Design CPU_6507, start of the top module:
module CPU_6507(
	output [12:0] addr_bus,
	output reg [7:0] d_out,
	input [7:0] d_in,
	output reg wenb,
	input clk,
	input rstb,
	input rdy
);
reg [7:0] A;
reg [7:0] X;
reg [7:0] Y;
reg carry;
reg intr_disable;
reg overflow;
reg decimal;
reg [7:0] stack_ptr;
reg negative;
reg zero;
reg [15:0] PC;
reg [15:0] full_addr;
assign addr_bus = full_addr[12:0];
reg [7:0] addr_in_buff;
reg [7:0] I;
reg is_reset;
reg [3:0] phase;
wire [7:0] instr = phase == 1 ? d_in : I;
wire isNOP = instr == 8'hEA;
wire isLoadOrStore = instr[7:6] == 2'b10 && !isNOP && !(
		instr == 8'h90 ||
		instr == 8'hB0 ||
		instr[3:0] == 4'h8 ||
		instr[3:0] == 4'hA
	);
wire isLoad = isLoadOrStore && instr[5];
wire isStore = isLoadOrStore && !instr[5];
wire isJSR = instr == 8'h20;
wire isRTS = instr == 8'h60;
wire isRTI = instr == 8'h40;
wire isTransfer = instr == 8'h98 || instr == 8'hA8 || (instr[3:0] == 4'hA && instr[7:6] == 2'b10);
wire isBranch = instr[4:0] == 5'h10;
wire isJump = instr == 8'h4C || instr == 8'h6C;
wire isStack = ~instr[7] && instr[4:0] == 5'h08;
wire pull = instr[5];
wire isSpecial = (~instr[7] && instr[4:0] == 5'h18) || instr == 8'hB8 || instr == 8'hD8 || instr == 8'hF8;
wire isArith = !isLoadOrStore && !isNOP && !isTransfer && !isBranch && !isJump && !isTransfer && !isStack && !isSpecial;
wire isBreak = instr == 8'h00;
  ...
Size in the first run: roughly 100 flip-flops, about 33 I/O pins.
clock: 4.22 ns
lec_check: 0
abc_area: 1
cap_margin: 35
core_margin: 2
core_utilization: 72
cts_cluster_diameter: 95
hold_slack_margin: 0.08
place_density: 0.84
setup_slack_margin: -0.25
slew_margin: 20
run.sh (not shown) runs the stock make flow with config.mk's settings and CLKGATE_MAP_FILE=.
The baseline stopped in global routing (GRT-0116).
Change:
==> flow/config.mk (replaced) <==
export PLATFORM = sky130hd
export DESIGN_NAME = CPU_6507
export DESIGN_NICKNAME = CPU_6507
export VERILOG_FILES = /design/flow/design.v
export SDC_FILE = /design/flow/constraint.sdc
export NUM_CORES = 4
export LEC_CHECK = 0
export CAP_MARGIN = 20
export CORE_MARGIN = 2
export CORE_UTILIZATION = 40
export SETUP_SLACK_MARGIN = -0.78
export SLEW_MARGIN = 20
==> flow/constraint.sdc (replaced) <==
create_clock -name core_clock -period 8.2 [get_ports {clk}]
set_input_delay 1.6400 -clock core_clock [delete_from_list [all_inputs] [get_ports {clk}]]
set_output_delay 1.6400 -clock core_clock [all_outputs]
set_load 0.01 [all_outputs]
The changed run finished with timing, DRC and antenna clean.
Area after synthesis increases by 3.2%.
Die size increases by 83%.
Synthesized cell count decreases by 11%.
Change:
--- a/flow/config.mk
+++ b/flow/config.mk
@@ -7,0 +8 @@
+export ABC_AREA = 1
@@ -10,2 +11,2 @@
-export CORE_UTILIZATION = 40
-export SETUP_SLACK_MARGIN = -0.78
+export CORE_UTILIZATION = 59
+export SETUP_SLACK_MARGIN = 0.33
==> flow/constraint.sdc (replaced) <==
create_clock -name core_clock -period 4.55 [get_ports {clk}]
set_input_delay 0.9100 -clock core_clock [delete_from_list [all_inputs] [get_ports {clk}]]
set_output_delay 0.9100 -clock core_clock [all_outputs]
set_load 0.01 [all_outputs]
This time the run aborted during global routing, error GRT-0232.
Synthesized area went down by 3.1%.
Die area fell by 34%.
Synthesized cell count rose by 13%.
Change:
--- a/flow/config.mk
+++ b/flow/config.mk
@@ -11,2 +11,2 @@
-export CORE_UTILIZATION = 59
-export SETUP_SLACK_MARGIN = 0.33
+export CORE_UTILIZATION = 58
+export SETUP_SLACK_MARGIN = 1.34
@@ -13,0 +14 @@
+export TNS_END_PERCENT = 5
==> flow/constraint.sdc (replaced) <==
create_clock -name core_clock -period 4.58 [get_ports {clk}]
set_input_delay 0.9160 -clock core_clock [delete_from_list [all_inputs] [get_ports {clk}]]
set_output_delay 0.9160 -clock core_clock [all_outputs]
set_load 0.01 [all_outputs]
The new run completed and failed the layout checks on setup timing.
Die size rose by 1.7%.
Synthesized cell count stays the same.
Area after synthesis is unchanged.
Change:
--- a/flow/config.mk
+++ b/flow/config.mk
@@ -8 +7,0 @@
-export ABC_AREA = 1
@@ -11,2 +10 @@
-export CORE_UTILIZATION = 58
-export SETUP_SLACK_MARGIN = 1.34
+export CORE_UTILIZATION = 40
@@ -14 +11,0 @@
-export TNS_END_PERCENT = 5
==> flow/constraint.sdc (replaced) <==
create_clock -name core_clock -period 8.2 [get_ports {clk}]
set_input_delay 1.6400 -clock core_clock [delete_from_list [all_inputs] [get_ports {clk}]]
set_output_delay 1.6400 -clock core_clock [all_outputs]
set_load 0.01 [all_outputs]
Result:
- The changed run finished with timing, DRC and antenna clean
- global-route usage goes down by 18 points
- routed wire length goes down by 2.2%
- non-clock buffer count goes down by 291
- clock-buffer cell count goes up by 1
- clock power goes down by 47%
- cell count goes down by 16%
- final area goes down by 17%
- via count goes down by 14%
Power and IR drop assume default switching activity.
